Design DotProduct, start of the top module:
module DotProduct(  
  input         clock,  
  input  [7:0]  io_a_0,
  input  [7:0]  io_a_1,
  input  [7:0]  io_a_2,
  input  [7:0]  io_a_3,
  input  [7:0]  io_a_4,
  input  [7:0]  io_a_5,
  input  [7:0]  io_a_6,
  input  [7:0]  io_a_7,
  input  [7:0]  io_a_8,
  input  [7:0]  io_a_9,
  input  [7:0]  io_a_10,
  input  [7:0]  io_a_11,
  input  [7:0]  io_a_12,
  input  [7:0]  io_a_13,
  input  [7:0]  io_a_14,
  input  [7:0]  io_a_15,
  input  [7:0]  io_b_0,  
  input  [7:0]  io_b_1,  
  input  [7:0]  io_b_2,  
  input  [7:0]  io_b_3,  
  input  [7:0]  io_b_4,  
  input  [7:0]  io_b_5,  
  input  [7:0]  io_b_6,  
  input  [7:0]  io_b_7,  
  input  [7:0]  io_b_8,  
  input  [7:0]  io_b_9,  
  input  [7:0]  io_b_10,  
  input  [7:0]  io_b_11,  
  input  [7:0]  io_b_12,  
  input  [7:0]  io_b_13,  
  input  [7:0]  io_b_14,  
  input  [7:0]  io_b_15,  
  output [20:0] io_y  
);
Settings: LEC_CHECK=0, ABC_AREA=0, CAP_MARGIN=30, CORE_ASPECT_RATIO=1.05, CORE_MARGIN=5, CORE_UTILIZATION=46, CTS_CLUSTER_SIZE=16, GPL_TIMING_DRIVEN=0, MAX_ROUTING_LAYER=met4, MIN_ROUTING_LAYER=met2, SLEW_MARGIN=40, TNS_END_PERCENT=95; clock period 5.0 ns.
run.sh (not shown) runs the stock make flow with config.mk's settings and CLKGATE_MAP_FILE=.
The starting point finished clean.
Then changed:
ABC_AREA = unset   (was 0)
CORE_ASPECT_RATIO = unset   (was 1.05)
CORE_MARGIN = 2   (was 5)
CORE_UTILIZATION = 72   (was 46)
CTS_CLUSTER_SIZE = unset   (was 16)
GPL_TIMING_DRIVEN = 1   (was 0)
MAX_ROUTING_LAYER = unset   (was met4)
MIN_ROUTING_LAYER = unset   (was met2)
TNS_END_PERCENT = unset   (was 95)
clock period = 4.12 ns   (was 5.0 ns; I/O delays follow)
The changed run finished but failed the layout checks on setup timing.
Die size drops by 38%.
Global-route usage grows by 4.1 points.
Hold slack is better by 0.011 ns.
Worst setup slack got worse by 0.34 ns.
Then changed:
CAP_MARGIN = 15   (was 30)
GPL_TIMING_DRIVEN = unset   (was 1)
SLEW_MARGIN = 20   (was 40)
clock period = 2.75 ns   (was 4.12 ns; I/O delays follow)
=>
- The new run stopped in 5_1_grt
- die size does not change
- synthesized cell count does not change
- area after synthesis stays the same
Then changed:
CAP_MARGIN = 20   (was 15)
CORE_UTILIZATION = 40   (was 72)
clock period = 5.0 ns   (was 2.75 ns; I/O delays follow)
Outcome:
- This time the run passed the timing, DRC and antenna checks
- synthesized cell count is unchanged
- die area climbs by about 80%
- synthesized area stays the same
Then changed:
CAP_MARGIN = 30   (was 20)
CORE_ASPECT_RATIO = 1.05   (was unset)
CORE_MARGIN = 7   (was 2)
CORE_UTILIZATION = 51   (was 40)
CTS_CLUSTER_SIZE = 16   (was unset)
GPL_TIMING_DRIVEN = 0   (was unset)
MIN_ROUTING_LAYER = met1   (was unset)
SLEW_MARGIN = 40   (was 20)
TNS_END_PERCENT = 95   (was unset)
What happened: The new run finished clean; final cell count fell by a few percent; die area fell by about a fifth; wire length fell by a few percent; non-clock buffer count rose by 2; power fell slightly; first-iteration DRC count fell by about a fifth; clock-buffer cell count rose by 7; sequential cell count is unchanged.

* * *

Starting RTL as in the previous note.
Settings: LEC_CHECK=0, CAP_MARGIN=20, CELL_PAD_IN_SITES_GLOBAL_PLACEMENT=2, CORE_MARGIN=3, CORE_UTILIZATION=40, PLACE_DENSITY_LB_ADDON=0.04, SLEW_MARGIN=0; clock period 4.94 ns.
Next try:
ABC_AREA = 1   (was unset)
CELL_PAD_IN_SITES_GLOBAL_PLACEMENT = 3   (was 2)
CTS_CLUSTER_DIAMETER = 54   (was unset)
MIN_ROUTING_LAYER = met2   (was unset)
What happened:
- The changed run completed without violations
- clock-buffer cell count climbs by 13
- clock power went up by 14%
- power rose by 9.9%
- wire length is higher by 24%
- utilization is lower by 0.73 points
- non-clock buffer count falls by 6
- final area went up by 8.9%
- die area came out higher by 10%
- clock skew rose by 0.0054 ns
Next try:
ABC_AREA = unset   (was 1)
CELL_PAD_IN_SITES_GLOBAL_PLACEMENT = unset   (was 3)
CORE_MARGIN = 2   (was 3)
CORE_UTILIZATION = 8   (was 40)
CTS_CLUSTER_DIAMETER = unset   (was 54)
MIN_ROUTING_LAYER = unset   (was met2)
PLACE_DENSITY_LB_ADDON = unset   (was 0.04)
SLEW_MARGIN = 20   (was 0)
clock period = 5.84 ns   (was 4.94 ns; I/O delays follow)
Effect: The changed run completed with no timing, DRC or antenna violations. Non-clock buffer count rose by 5. Via count shrinks by 41%. Total power shrinks by 18%. Synthesized cell count drops by 29%. Count of clock-buffer cells in the layout goes up by 2. Worst setup slack gains 0.11 ns. Register-to-register slack improved by 0.56 ns. Cell area goes up by 5.3%. Critical path depth goes down by 5.
Next try:
ABC_AREA = 1   (was unset)
CORE_UTILIZATION = 65   (was 8)
clock period = 1.34 ns   (was 5.84 ns; I/O delays follow)
Outcome:
- With this change the flow finished with negative setup slack left
- global-route usage rises by 36 points
- synthesized cell count rises by 41%
- area after synthesis rises by about 10%
- power rises to 6.2 times its value
- worst setup slack degrades by 4.9 ns
- final area rises by 13%
- cell count falls by about 30%
- die size falls by 86%
- count of clock-buffer cells in the layout falls by 7
- hold slack degrades by 0.44 ns
- wire length rises by about 45%
Next try:
CORE_UTILIZATION = 72   (was 65)
CTS_CLUSTER_DIAMETER = 261   (was unset)
CTS_CLUSTER_SIZE = 99   (was unset)
Now the flow ended with an error in global routing on GRT-0116.
Synthesized area does not change.
Die area falls by roughly a tenth.
Synthesized cell count does not change.

* * *

== v28 ==
Starting RTL as in the previous note.
Design DotProduct, start of the top module:
module DotProduct(  
  input         clock,  
  input  [7:0]  io_a_0,
  input  [7:0]  io_a_1,
  input  [7:0]  io_a_2,
  input  [7:0]  io_a_3,
  input  [7:0]  io_a_4,
  input  [7:0]  io_a_5,
  input  [7:0]  io_a_6,
  input  [7:0]  io_a_7,
  input  [7:0]  io_a_8,
  input  [7:0]  io_a_9,
  input  [7:0]  io_a_10,
  input  [7:0]  io_a_11,
  input  [7:0]  io_a_12,
  input  [7:0]  io_a_13,
  input  [7:0]  io_a_14,
  input  [7:0]  io_a_15,
  input  [7:0]  io_b_0,  
  input  [7:0]  io_b_1,  
  input  [7:0]  io_b_2,  
  input  [7:0]  io_b_3,  
  input  [7:0]  io_b_4,  
  input  [7:0]  io_b_5,  
  input  [7:0]  io_b_6,  
  input  [7:0]  io_b_7,  
  input  [7:0]  io_b_8,  
  input  [7:0]  io_b_9,  
  input  [7:0]  io_b_10,  
  input  [7:0]  io_b_11,  
  input  [7:0]  io_b_12,  
  input  [7:0]  io_b_13,  
  input  [7:0]  io_b_14,  
  input  [7:0]  io_b_15,  
  output [20:0] io_y  
);
  wire  m_0_clock;  
  wire [7:0] m_0_io_a;  
  wire [7:0] m_0_io_b;  
  wire [15:0] m_0_io_c;  
  wire [16:0] m_0_io_y;  
  wire  m_1_clock;  
  wire [7:0] m_1_io_a;  
  wire [7:0] m_1_io_b;  
  wire [15:0] m_1_io_c;  
  wire [16:0] m_1_io_y;  
  wire  m_2_clock;  
  wire [7:0] m_2_io_a;  
  wire [7:0] m_2_io_b;  
  wire [15:0] m_2_io_c;  
  wire [16:0] m_2_io_y;  
  wire  m_3_clock;  
  wire [7:0] m_3_io_a;  
  wire [7:0] m_3_io_b;  
  wire [15:0] m_3_io_c;  
  wire [16:0] m_3_io_y;  
  wire  m_4_clock;  
  wire [7:0] m_4_io_a;  
  wire [7:0] m_4_io_b;  
  wire [15:0] m_4_io_c;  
  wire [16:0] m_4_io_y;  
  wire  m_5_clock;  
  wire [7:0] m_5_io_a;  
  wire [7:0] m_5_io_b;  
  wire [15:0] m_5_io_c;  
  wire [16:0] m_5_io_y;  
  wire  m_6_clock;  
  wire [7:0] m_6_io_a;  
  wire [7:0] m_6_io_b;  
  wire [15:0] m_6_io_c;  
  wire [16:0] m_6_io_y;  
  wire  m_7_clock;  
  wire [7:0] m_7_io_a;  
  wire [7:0] m_7_io_b;  
  wire [15:0] m_7_io_c;  
  wire [16:0] m_7_io_y;  
  ...
make LEC_CHECK=0 CAP_MARGIN=20 CORE_ASPECT_RATIO=0.71 CORE_MARGIN=2 CORE_UTILIZATION=72 HOLD_SLACK_MARGIN=-0.09 MAX_ROUTING_LAYER=met4 SETUP_SLACK_MARGIN=-0.22 SLEW_MARGIN=20 finish   # period 3.86 ns
Nothing crashed in v28 and all stages finished; the problem is that the final layout failed, the offending checks being setup timing.
Modified inputs, v43 compared to v28
- HOLD_SLACK_MARGIN: -0.09 -> unset
- CORE_ASPECT_RATIO: 0.71 -> unset
- SETUP_SLACK_MARGIN: -0.22 -> unset
- CTS_CLUSTER_DIAMETER: unset -> 379
- CAP_MARGIN: 20 -> 30
- the clock period (ns, I/O delays scaled along): 3.86 -> 3.79
==> results <==
- Comparing v28 and v43, the higher effective utilization at floorplan is on v28.
- When v43 is measured against v28, its final net count turns out 75 lower.
- v43 finished all stages; layout check result: FAIL, due to setup timing.
- The number of global-route vias before repair on v28 is in line with that on v43.
- | final routed wirelength across all metal layers | v43 vs v28 | 20000 µm lower |
- Changes observed in v43 relative to v28: required time of the critical path has increased, global-route total usage across every layer has decreased, number of cell rows has increased.
- Minimum hold slack (lower): v43
- Clock power went up by a few percent going from v28 to v43.
diff inputs: v43 => v51
- CTS_CLUSTER_DIAMETER now 270, was 379
- the clock period (ns, I/O delays scaled along) now 3.72, was 3.79
==> comparison <==
[flow] v51 | stages: complete | final checks: fail | reason: setup timing. v51 vs. v43: setup total negative slack shows a reduction of 21.47 ns, DRC violation count after routing shows no meaningful change, global-route wire length before repair shows an increase of about 7%, switching share of total power shows an increase of 1.5 points, wire length on met3 shows an increase of 42%. Summary — net switching power figure, v51 relative to v43: higher, by 11%.
For v19, these inputs were changed with respect to v51:
- swapping 30 for 20 in CAP_MARGIN
- swapping 72 for 69 in CORE_UTILIZATION
- clearing CTS_CLUSTER_DIAMETER, which used to be 270
- swapping 3.72 for 4.11 in the clock period (ns, I/O delays scaled along)
Notes after the runs:
- [flow] v19 | stages: complete | final checks: fail | reason: setup timing
- Lower setup violation total in the final timing report among v51 and v19: v19
- A critical path startpoint of m_0.rA[3] is what v19 shows, while m_1.rB[7] belongs to v51.
- Of v51 and v19, the lower core utilization before placement belongs to v19.
- Looking at v51 and v19, the clock-cell share of area is a wash.
Changes in v21 relative to v19:
- MAX_ROUTING_LAYER removed (was met4)
- CORE_UTILIZATION changed from 69 to 62
- the clock period (ns, I/O delays scaled along) changed from 4.11 to 5.22
==> comparison <==
v21 has completed all stages; timing, DRC and antenna checks passed.
Width of the chip was lower in v19 than in v21.
Diff v19 -> v21 | cell count | down by a few percent
On final cycle utilization of the critical path, the lower figure sits with v21, not v19.
Of v19 and v21, the lower clock network power belongs to v21.
Compared to v19, v21 shows a wider setup margin.
Diff v19 -> v21 | post-CTS setup buffer count | decrease of 19
Higher number of placed instances with taps included among v19 and v21: v19
| critical path depth | v21 vs v19 | 7 lower |
Worst clock skew: v21 vs v19 up 0.0069 ns
#### Input delta (v15 over v21)
- an added SETUP_SLACK_MARGIN of -0.27
- a change of CORE_UTILIZATION from 62 to 40
- a change of the clock period (ns, I/O delays scaled along) from 5.22 to 4.77
### Flow results
- STATUS power: v15 loses against v21
- Delta (v15 minus v21): critical path data arrival time now sits higher; number of cells traversed by the worst register-to-register path +1; sum of met3 wire segment lengths after detailed routing shows a reduction of about 4%.
- Compare v15 and v21 | post-detailed-route wirelength per cell lower: v15
- Final checks on v15, whose flow otherwise completed, came back failing, citing setup timing.
- Post-layout instance area in v15 is 1200 µm² higher than in v21
- Area of the core for v15: 56% up relative to v21
- Worst setup slack after placement delta (v15 − v21): unfavourable
- Non-clock buffer count in v15 is 12 higher than in v21
- Part of the power in the clock network | v15 above v21

* * *

DotProduct again, from the RTL that the note above started with.
## DotProduct
module DotProduct(  
  input         clock,  
  input  [7:0]  io_a_0,
  input  [7:0]  io_a_1,
  input  [7:0]  io_a_2,
  input  [7:0]  io_a_3,
  input  [7:0]  io_a_4,
  input  [7:0]  io_a_5,
  input  [7:0]  io_a_6,
  input  [7:0]  io_a_7,
  input  [7:0]  io_a_8,
  input  [7:0]  io_a_9,
  input  [7:0]  io_a_10,
  input  [7:0]  io_a_11,
  input  [7:0]  io_a_12,
  input  [7:0]  io_a_13,
  input  [7:0]  io_a_14,
  input  [7:0]  io_a_15,
  input  [7:0]  io_b_0,  
  input  [7:0]  io_b_1,  
  input  [7:0]  io_b_2,  
  input  [7:0]  io_b_3,  
  input  [7:0]  io_b_4,  
  input  [7:0]  io_b_5,  
  input  [7:0]  io_b_6,  
  input  [7:0]  io_b_7,  
  input  [7:0]  io_b_8,  
  input  [7:0]  io_b_9,  
  input  [7:0]  io_b_10,  
  input  [7:0]  io_b_11,  
  input  [7:0]  io_b_12,  
  input  [7:0]  io_b_13,  
  input  [7:0]  io_b_14,  
  input  [7:0]  io_b_15,  
  output [20:0] io_y  
);
clock: 1.25 ns
lec_check: 0
abc_area: 1
cap_margin: 20
core_aspect_ratio: 0.5
core_margin: 2
core_utilization: 72
cts_cluster_diameter: 338
cts_cluster_size: 99
place_density: 0.37
slew_margin: 20
tns_end_percent: 5
The first run failed in 5_1_grt on GRT-0232.
Then changed:
Settings changed: ABC_AREA 1 to default, CORE_ASPECT_RATIO 0.5 to default, CTS_CLUSTER_DIAMETER 338 to default, CTS_CLUSTER_SIZE 99 to default, HOLD_SLACK_MARGIN from default to -0.09, MAX_ROUTING_LAYER from default to met4, PLACE_DENSITY 0.37 to default, TNS_END_PERCENT 5 to default.
Clock period 1.25 ns to 4.08 ns, I/O delays scaled along.
Outcome:
- The changed run completed and failed the layout checks on negative setup slack
- die area came out lower by 9.2%
- synthesized cell count fell by 29%
- area after synthesis drops by 9.2%

* * *

## job 7427
Starting RTL as in the previous note.
==> flow/design.v (excerpt) <==
module DotProduct(  
  input         clock,  
  input  [7:0]  io_a_0,
  input  [7:0]  io_a_1,
  input  [7:0]  io_a_2,
  input  [7:0]  io_a_3,
  input  [7:0]  io_a_4,
  input  [7:0]  io_a_5,
  input  [7:0]  io_a_6,
  input  [7:0]  io_a_7,
  input  [7:0]  io_a_8,
  input  [7:0]  io_a_9,
  input  [7:0]  io_a_10,
  input  [7:0]  io_a_11,
  input  [7:0]  io_a_12,
  input  [7:0]  io_a_13,
  input  [7:0]  io_a_14,
  input  [7:0]  io_a_15,
  input  [7:0]  io_b_0,  
  input  [7:0]  io_b_1,  
  input  [7:0]  io_b_2,  
  input  [7:0]  io_b_3,  
  input  [7:0]  io_b_4,  
  input  [7:0]  io_b_5,  
  input  [7:0]  io_b_6,  
  input  [7:0]  io_b_7,  
  input  [7:0]  io_b_8,  
  input  [7:0]  io_b_9,  
  input  [7:0]  io_b_10,  
  input  [7:0]  io_b_11,  
  input  [7:0]  io_b_12,  
  input  [7:0]  io_b_13,  
  input  [7:0]  io_b_14,  
  input  [7:0]  io_b_15,  
  output [20:0] io_y  
);
  wire  m_0_clock;  
  wire [7:0] m_0_io_a;  
  wire [7:0] m_0_io_b;  
  wire [15:0] m_0_io_c;  
  wire [16:0] m_0_io_y;  
  wire  m_1_clock;  
  wire [7:0] m_1_io_a;  
  wire [7:0] m_1_io_b;  
  wire [15:0] m_1_io_c;  
  wire [16:0] m_1_io_y;  
  wire  m_2_clock;  
  wire [7:0] m_2_io_a;  
  wire [7:0] m_2_io_b;  
  wire [15:0] m_2_io_c;  
  wire [16:0] m_2_io_y;  
  wire  m_3_clock;  
  wire [7:0] m_3_io_a;  
  wire [7:0] m_3_io_b;  
  wire [15:0] m_3_io_c;  
  wire [16:0] m_3_io_y;  
  wire  m_4_clock;  
  wire [7:0] m_4_io_a;  
  wire [7:0] m_4_io_b;  
  wire [15:0] m_4_io_c;  
  wire [16:0] m_4_io_y;  
  wire  m_5_clock;  
  wire [7:0] m_5_io_a;  
  wire [7:0] m_5_io_b;  
  wire [15:0] m_5_io_c;  
  wire [16:0] m_5_io_y;  
  wire  m_6_clock;  
  wire [7:0] m_6_io_a;  
  wire [7:0] m_6_io_b;  
  wire [15:0] m_6_io_c;  
  wire [16:0] m_6_io_y;  
  wire  m_7_clock;  
  wire [7:0] m_7_io_a;  
  wire [7:0] m_7_io_b;  
  wire [15:0] m_7_io_c;  
  wire [16:0] m_7_io_y;  
  wire  m_8_clock;  
  wire [7:0] m_8_io_a;  
  wire [7:0] m_8_io_b;  
  wire [15:0] m_8_io_c;  
  wire [16:0] m_8_io_y;  
  ...
export LEC_CHECK = 0
export ABC_AREA = 1
export CAP_MARGIN = 20
export CELL_PAD_IN_SITES_GLOBAL_PLACEMENT = 3
export CORE_MARGIN = 3
export CORE_UTILIZATION = 40
export CTS_CLUSTER_DIAMETER = 54
export MIN_ROUTING_LAYER = met1
export PLACE_DENSITY_LB_ADDON = 0.04
export SLEW_MARGIN = 0
create_clock -name core_clock -period 4.94 [get_ports {clock}]
Job 7427 finished every stage and its layout cleared the timing, DRC and antenna checks.
For job 5323, these inputs were changed with respect to job 7427:
- clearing MIN_ROUTING_LAYER, which used to be met1
- clearing CTS_CLUSTER_DIAMETER, which used to be 54
- clearing CELL_PAD_IN_SITES_GLOBAL_PLACEMENT, which used to be 3
- clearing PLACE_DENSITY_LB_ADDON, which used to be 0.04
- clearing ABC_AREA, which used to be 1
- swapping 3 for 2 in CORE_MARGIN
- swapping 0 for 20 in SLEW_MARGIN
- swapping 40 for 21 in CORE_UTILIZATION
- swapping 4.94 for 4.77 in the clock period (ns, I/O delays scaled along)
## What came out
Post-route standard cell area excluding fillers shrinks by a few percent when moving from job 7427 to job 5323. Where die area is concerned, job 7427 is better than job 5323. Re number of flip-flops and latches: no difference whatsoever between job 5323 and job 7427. What job 7427 reported for clock buffer count from CTS has to be multiplied by 0.912 to get the figure for job 5323. Job 5323 against job 7427; cell total after placement is down by a few percent. Summary — count of plain and timing-repair buffers in the layout, job 5323 relative to job 7427: higher, by about 6%. Across both runs, data-path buffer share of cell area in the final layout was higher for job 5323 than for job 7427. Largest net degree at the start of global routing | job 5323 below job 7427. Comparing job 7427 against job 5323, there is no change at all in number of top-level pins.
## Diff of input files: job 4916 against job 5323
- putting SETUP_SLACK_MARGIN at -0.26 where nothing was set
- swapping 21 for 71 in CORE_UTILIZATION
- swapping 4.77 for 3.21 in the clock period (ns, I/O delays scaled along)
## What came out
Comparing job 5323 and job 4916, the lower final area was measured on job 5323.
Non-clock buffer count in the final layout is lower on job 5323
Job 4916 — power per cell area 79% higher, job 5323 as reference
Compared with job 5323, job 4916 is the more power-hungry design.
STATUS run=job 4916 STAGES=ALL_DONE FINAL_CHECKS=FAILED CAUSE=setup timing
Job 4916 has total CTS buffers below what job 5323 had.
What job 6533 does differently from job 4916 at the input level:
- changing SETUP_SLACK_MARGIN from -0.26 to -0.24
==> results <==
Register area shrinks slightly when moving from job 4916 to job 6533. Amount of wire on met2 after detailed routing ended up 16 mm lower on job 6533 than on job 4916. When job 6533 is set beside job 4916, its count of final setup violators turns out to be about 4.7% smaller. Although it ran to completion, job 6533 produced a layout that fails the final checks because of setup timing. The number of signal-net inverters in the final layout on job 6533 is in line with that on job 4916. On job 6533: core occupancy in the finished layout is 2.0 points lower than what job 4916 gave. Total power (job 6533 vs. job 4916) decreases by a little under 10%. In job 6533, the combined buffer and inverter count along the critical path came out 1 below the value in job 4916. Job 6533 vs job 4916, detailed-route vias per instance went down by 0.52. Number of ordinary and repair buffers in the finished layout was lower in the run labelled job 6533.
Input changes introduced in job 7581 (baseline for comparison: job 6533):
- CAP_MARGIN: 20 -> 30
- MAX_ROUTING_LAYER: unset -> met4
- SETUP_SLACK_MARGIN: -0.24 -> unset
- CORE_UTILIZATION: 71 -> 72
- the clock period (ns, I/O delays scaled along): 3.21 -> 3.79
==> results <==
The share of cell area taken by multi-input logic gates on job 7581 is in line with that on job 6533.
Job 7581 finished all stages; however, its layout fails the closing checks, the failures being setup timing.
Final checks on job 6533, whose flow otherwise completed, came back failing, citing setup timing.
Job 6533 has a higher final-stage net count than job 7581.
Delta(met3 track demand over resource in global routing, job 7581 - job 6533) < 0
On minimum hold slack: between job 7581 and job 6533, it ends up higher for job 7581.
Clock power (job 7581 over job 6533): decrease, about 10%
The final reports for job 7581 and job 6533 show critical path depth lower in the former.
Clock skew: job 7581 vs job 6533 down 0.011 ns
Per the comparison of job 7581 with job 6533, filler-free cell count of the finished design saw a decrease; yosys-reported design area after synthesis closely matched the old numbers; final area has decreased.
Compared to job 6533, the router laid down more metal wire for job 7581.
Power and IR drop assume default switching activity.
